## cordicMagPh
module cordicMagPh
   #(parameter integer N        = 13,  
     parameter integer XY_WIDTH = 18)  
    (input  wire                           clk,
     input  wire                           reset,    
     input  wire                           st,       
     input  wire signed [XY_WIDTH - 1 : 0] xin,      
     input  wire signed [XY_WIDTH - 1 : 0] yin,      
     output reg                            rdy,      
     output wire        [XY_WIDTH - 1 : 0] mag,      
     output wire signed [XY_WIDTH + 1 : 0] ph);      
    localparam integer N_WIDTH = $clog2(N);
    reg signed [XY_WIDTH + 1 : 0] x, y, z;
    reg        [N_WIDTH  - 1 : 0] ni;       
    reg                           qrt;      
    wire signed [XY_WIDTH + 1 : 0] xShift, yShift;
    wire        [XY_WIDTH - 2 : 0] atan;
    reg  signed [XY_WIDTH + 1 : 0] zCnv;
    reg          [XY_WIDTH : 0] a;
    reg  [2 * XY_WIDTH - 1 : 0] r;
    localparam [1 : 0] ST0 = 2'd0, ST1 = 2'd1, ST2 = 2'd2, ST3 = 2'd3;
    reg [1 : 0] state;
    localparam integer PKG_WIDTH = XY_WIDTH + 1;
    function [63:0] atanLUTlong;
        input integer i;
        begin
            case (i)
                0: atanLUTlong = 64'd2305843009213693952;
                1: atanLUTlong = 64'd1361218612134873344;
                2: atanLUTlong = 64'd719230530580881024;
                3: atanLUTlong = 64'd365092647525521984;
                4: atanLUTlong = 64'd183254791493294816;
                5: atanLUTlong = 64'd91716730292036224;
                6: atanLUTlong = 64'd45869556482713136;
                7: atanLUTlong = 64'd22936177926750896;
                8: atanLUTlong = 64'd11468263948075832;
                9: atanLUTlong = 64'd5734153847876408;
                10: atanLUTlong = 64'd2867079658191484;
                11: atanLUTlong = 64'd1433540170878135;
                12: atanLUTlong = 64'd716770128161890;
                13: atanLUTlong = 64'd358385069421298;
                14: atanLUTlong = 64'd179192535378193;
  ...
Size: roughly 2400 cells after synthesis, about 78 I/O pins, ~0.019 mm2 of cells after synthesis.
clock: 5.69 ns
lec_check: 0
cap_margin: 0
core_aspect_ratio: 0.94
core_margin: 2
core_utilization: 72
cts_cluster_diameter: 64
cts_cluster_size: 58
place_density_lb_addon: 0.01
setup_slack_margin: -0.58
slew_margin: 20
tns_end_percent: 5
run.sh (not shown) runs the stock make flow with config.mk's settings and CLKGATE_MAP_FILE=.
The first run completed, yet does not pass: negative setup slack.
==> next run, changes <==
Settings changed: CAP_MARGIN 0 to 20, CORE_ASPECT_RATIO 0.94 to not set, CTS_CLUSTER_DIAMETER 64 to not set, CTS_CLUSTER_SIZE 58 to 52, SETUP_SLACK_MARGIN -0.58 to 1.69, TNS_END_PERCENT 5 to not set.
Clock period 5.69 ns to 5.93 ns, I/O delays scaled along.
What happened: With this change the flow died in global routing (GRT-0232); area after synthesis is unchanged; die size hardly moves; synthesized cell count is unchanged.
==> next run, changes <==
Settings changed: CTS_CLUSTER_DIAMETER set to 183, CTS_CLUSTER_SIZE 52 to 47, MAX_ROUTING_LAYER set to met4, SETUP_SLACK_MARGIN 1.69 to not set.
Clock period 5.93 ns to 5.99 ns, I/O delays scaled along.
Outcome: The changed run reached the layout checks and failed them: negative setup slack; die area stays the same; area after synthesis is unchanged; synthesized cell count stays the same.
==> next run, changes <==
Settings changed: CORE_UTILIZATION 72 to 65, CTS_CLUSTER_DIAMETER 183 to not set, CTS_CLUSTER_SIZE 47 to not set, MAX_ROUTING_LAYER met4 to not set, PLACE_DENSITY_LB_ADDON 0.01 to not set.
Clock period 5.99 ns to 6.31 ns, I/O delays scaled along.
The new run completed and failed the layout checks on negative setup slack; non-clock buffer count is lower by 26; worst hold slack improves by 0.025 ns; clock skew drops by 0.0072 ns; register-to-register slack improved by 0.42 ns.

* * *

cordicMagPh again, from the RTL that the note above started with.
clock: 8.0 ns
lec_check: 0
cap_margin: 20
core_aspect_ratio: 1.72
core_margin: 2
core_utilization: 40
cts_cluster_diameter: 103
cts_cluster_size: 99
slew_margin: 20
The starting point produced a clean layout.
Rerun with:
CORE_ASPECT_RATIO = unset   (was 1.72)
CTS_CLUSTER_DIAMETER = unset   (was 103)
CTS_CLUSTER_SIZE = unset   (was 99)
clock period = 6.03 ns   (was 8.0 ns; I/O delays follow)
What happened:
- This time the run ran to the end with violations: setup timing
- area after synthesis does not change
- via count came out lower by 0.34%
- design area came out higher by 6.3%
- die size barely changes
Rerun with:
CORE_UTILIZATION = 71   (was 40)
PLACE_DENSITY_LB_ADDON = 0.01   (was unset)
clock period = 5.93 ns   (was 6.03 ns; I/O delays follow)
Effect: The new run ran to the end with violations: setup timing; critical path depth stays the same; sequential share of layout area rises by 0.17 points; area after synthesis does not change; synthesized cell count stays the same; die size falls by 43%.
Rerun with:
ABC_AREA = 1   (was unset)
CORE_UTILIZATION = 66   (was 71)
CTS_CLUSTER_SIZE = 96   (was unset)
PLACE_DENSITY_LB_ADDON = unset   (was 0.01)
clock period = 9.76 ns   (was 5.93 ns; I/O delays follow)
=> Now the flow finished clean. Maximum frequency went down by 9.8%. Register-to-register slack improves by 3.1 ns. Synthesized cell count goes up by about 36%. Count of clock-buffer cells in the layout rose by 3. Cell count is higher by 28%. Routed wire length grows by 15%. Hold slack improved by 0.042 ns.

* * *

Setup of exp/xenon:
Starting RTL as in the previous note.
make LEC_CHECK=0 CAP_MARGIN=20 CORE_MARGIN=2 CORE_UTILIZATION=69 CTS_CLUSTER_DIAMETER=304 CTS_CLUSTER_SIZE=100 SLEW_MARGIN=20 finish   # period 5.71 ns
Layout checks on exp/xenon: not met. Flow itself completed; violations: setup timing.
Setup changes, exp/xenon to exp/umber
- removing CTS_CLUSTER_DIAMETER (formerly 304)
- changing CORE_UTILIZATION from 69 to 57
- removing CTS_CLUSTER_SIZE (formerly 100)
- changing the clock period (ns, I/O delays scaled along) from 5.71 to 7.59
==> results <==
exp/umber finished every stage and its layout cleared the timing, design-rule and antenna checks.
Compared with exp/xenon, in exp/umber delay contributed by the slowest stage of the critical path +0.02 ns; setup slack +1.26 ns.
In the flow results for exp/xenon and exp/umber, the combinational cell area excluding buffers and inverters is smaller on exp/umber.
### exp/umber -> exp/maple
- setting CTS_CLUSTER_SIZE to 58 for the first time
- setting PLACE_DENSITY to 0.67 for the first time
- changing CORE_UTILIZATION from 57 to 72
- setting CTS_CLUSTER_DIAMETER to 262 for the first time
- changing the clock period (ns, I/O delays scaled along) from 7.59 to 6.51
Results
Although exp/maple finished all stages, its layout failed final checks on setup timing. Sort exp/maple and exp/umber by transition at the pin with the smallest max-transition slack, descending, and exp/maple comes first. On width of the die: exp/maple sits below exp/umber.
Input changes introduced in exp/delta (baseline for comparison: exp/maple):
- TNS_END_PERCENT: unset -> 35
- PLACE_DENSITY_LB_ADDON: unset -> 0.01
- CTS_CLUSTER_SIZE: 58 -> 52
- PLACE_DENSITY: 0.67 -> unset
- CTS_CLUSTER_DIAMETER: 262 -> unset
- the clock period (ns, I/O delays scaled along): 6.51 -> 5.93
--- outcome ---
- exp/delta: complete, dirty (setup timing)
- [compare] base=exp/maple new=exp/delta: via count has increased; xor and xnor fraction of the mapped netlist area shows no meaningful change; worst setup slack picked up an extra 0.081 ns; number of antenna repair diodes rose 1.
- The run showing the greater global-route usage is exp/delta.
- Wire: exp/delta routes more than exp/maple
Input changes introduced in exp/willow (baseline for comparison: exp/delta):
- CTS_CLUSTER_SIZE: 52 -> 48
- TNS_END_PERCENT: 35 -> unset
- SETUP_SLACK_MARGIN: unset -> -0.56
## What came out
Summary of exp/willow over exp/delta: portion of the post-synthesis area used by sequential elements closely matched the old numbers; sequential share of layout area closely matched the old numbers.
Compared with exp/delta, exp/willow supports a lower clock frequency.
Status exp/willow: flow complete, layout not clean - setup timing
exp/delta → exp/willow: count of clock-buffer cells in the layout now sits lower; period utilization went up; number of top-level design ports has remained practically unchanged.
The global-route met3 utilization in exp/willow was lower than what exp/delta gave.
